## v35
==> flow/design.v (excerpt) <==
module reuleaux(input logic clk, input logic rst_n, input logic [2:0] colour,
                input logic [7:0] centre_x, input logic [6:0] centre_y, input logic [7:0] diameter,
                input logic start, output logic done,
                output logic [7:0] vga_x, output logic [6:0] vga_y,
                output logic [2:0] vga_colour, output logic vga_plot);
For scale: about 200 flip-flops, about 49 I/O pins, ~0.031 mm^2 of cells after synthesis.
make LEC_CHECK=0 ABC_AREA=1 CAP_MARGIN=5 CORE_ASPECT_RATIO=1.58 CORE_MARGIN=2 CORE_UTILIZATION=72 CTS_CLUSTER_DIAMETER=201 PLACE_DENSITY_LB_ADDON=0.24 SETUP_SLACK_MARGIN=-2.0 SLEW_MARGIN=20 finish   # period 27.1 ns
run.sh (not shown) runs the stock make flow with config.mk's settings and CLKGATE_MAP_FILE=.
What the final checks of v35 revealed, after a flow that finished every stage, was a layout that fails on setup timing.
For v44, these inputs were changed with respect to v35:
==> flow/config.mk <==
export PLATFORM = sky130hd
export DESIGN_NAME = reuleaux
export DESIGN_NICKNAME = reuleaux
export VERILOG_FILES = /design/flow/design.v
export SDC_FILE = /design/flow/constraint.sdc
export NUM_CORES = 4
export LEC_CHECK = 0
export CAP_MARGIN = 20
export CORE_MARGIN = 2
export CORE_UTILIZATION = 40
export SLEW_MARGIN = 20
==> flow/constraint.sdc <==
create_clock -name core_clock -period 34.0 [get_ports {clk}]
set_input_delay 6.8000 -clock core_clock [delete_from_list [all_inputs] [get_ports {clk}]]
set_output_delay 6.8000 -clock core_clock [all_outputs]
set_load 0.01 [all_outputs]
In the tables for v35 and v44, number of standard cells after synthesis reads higher with v35.
As far as hold-fix buffer count after cts goes, v44 and v35 are indistinguishable; the numbers are identical.
Against v35, v44 comes in about 65% higher on pin count of the biggest net entering global routing.
v44 completed end to end with timing, DRC and antenna clean.
Relative to v44, the following input files were edited for v29:
--- a/flow/config.mk
+++ b/flow/config.mk
@@ -7,5 +7,10 @@
 export LEC_CHECK = 0
+export ABC_AREA = 1
 export CAP_MARGIN = 20
-export CORE_MARGIN = 2
-export CORE_UTILIZATION = 40
+export CORE_MARGIN = 10
+export CORE_UTILIZATION = 54
+export CTS_CLUSTER_DIAMETER = 313
+export CTS_CLUSTER_SIZE = 99
+export SETUP_SLACK_MARGIN = -0.55
 export SLEW_MARGIN = 20
+export TNS_END_PERCENT = 5
==> comparison <==
Combined area of all synthesized cells was lower in the run labelled v44.
v29 — clock-cell share of area 0.37 points lower, v44 as reference
Looking at topmost layer with routed signal wires, the met4 result is from v29; the met5 one comes from v44.
On layout overhead on the synthesized area, the lower figure sits with v29, not v44.
v44 -> v29: number of clock sinks delta 0, exact match
Compared with v44, v29 shows a higher met2 usage.
Relative to v44, sum of net half-perimeters after detailed placement has gone up in v29.
Looking at post-cts sizing count, v29 sits 8 below v44.
From v44 to v29 the numbers moved as follows: area of all placed cells without fillers has remained practically unchanged, post-synthesis net count has increased, non-clock buffer count has decreased.
## Diff of input files: v17 against v29
--- a/flow/config.mk
+++ b/flow/config.mk
@@ -8,8 +8,5 @@
 export ABC_AREA = 1
-export CAP_MARGIN = 20
-export CORE_MARGIN = 10
-export CORE_UTILIZATION = 54
-export CTS_CLUSTER_DIAMETER = 313
-export CTS_CLUSTER_SIZE = 99
-export SETUP_SLACK_MARGIN = -0.55
+export CAP_MARGIN = 5
+export CORE_MARGIN = 2
+export CORE_UTILIZATION = 65
 export SLEW_MARGIN = 20
==> flow/constraint.sdc <==
create_clock -name core_clock -period 22.1 [get_ports {clk}]
set_input_delay 4.4200 -clock core_clock [delete_from_list [all_inputs] [get_ports {clk}]]
set_output_delay 4.4200 -clock core_clock [all_outputs]
set_load 0.01 [all_outputs]
- Although v17 finished all stages, its layout failed final checks on setup timing.
- Higher highest net fanout along the worst path was reported by v29, not v17.
- Relative to v29, worst hold slack increased by 5.1 ps in v17.
- Higher aggregate negative setup slack goes to v29 over v17.
- Compared with v29, v17 shows count of buffers added by post-CTS timing repair for setup higher by 36.
Setup changes, v17 to v20
--- a/flow/config.mk
+++ b/flow/config.mk
@@ -7,7 +7,6 @@
 export LEC_CHECK = 0
-export ABC_AREA = 1
-export CAP_MARGIN = 5
+export CAP_MARGIN = 20
 export CORE_MARGIN = 2
-export CORE_UTILIZATION = 65
+export CORE_UTILIZATION = 61
+export SETUP_SLACK_MARGIN = 5.0
 export SLEW_MARGIN = 20
-export TNS_END_PERCENT = 5
==> flow/constraint.sdc <==
create_clock -name core_clock -period 20.3 [get_ports {clk}]
set_input_delay 4.0600 -clock core_clock [delete_from_list [all_inputs] [get_ports {clk}]]
set_output_delay 4.0600 -clock core_clock [all_outputs]
set_load 0.01 [all_outputs]
## What came out
Looking at sequential-to-total area share from yosys stat, v20 sits above v17. Diff v17 -> v20: number of instances in the synthesized netlist saw a decrease; initial antenna violation count -4; area share of and-or/or-and cells after synthesis now sits higher. Comparing v17 and v20, the lower wire length on met2 was measured on v17. The via count reported for v20 is lower than the one for v17. Diff v17 -> v20: tap cell count moved up, total inserted antenna cells moved down, critical path depth in cells moved down, post-synthesis instance area moved down. v20 finished all stages; however, its layout fails the closing checks, the failures being setup timing.
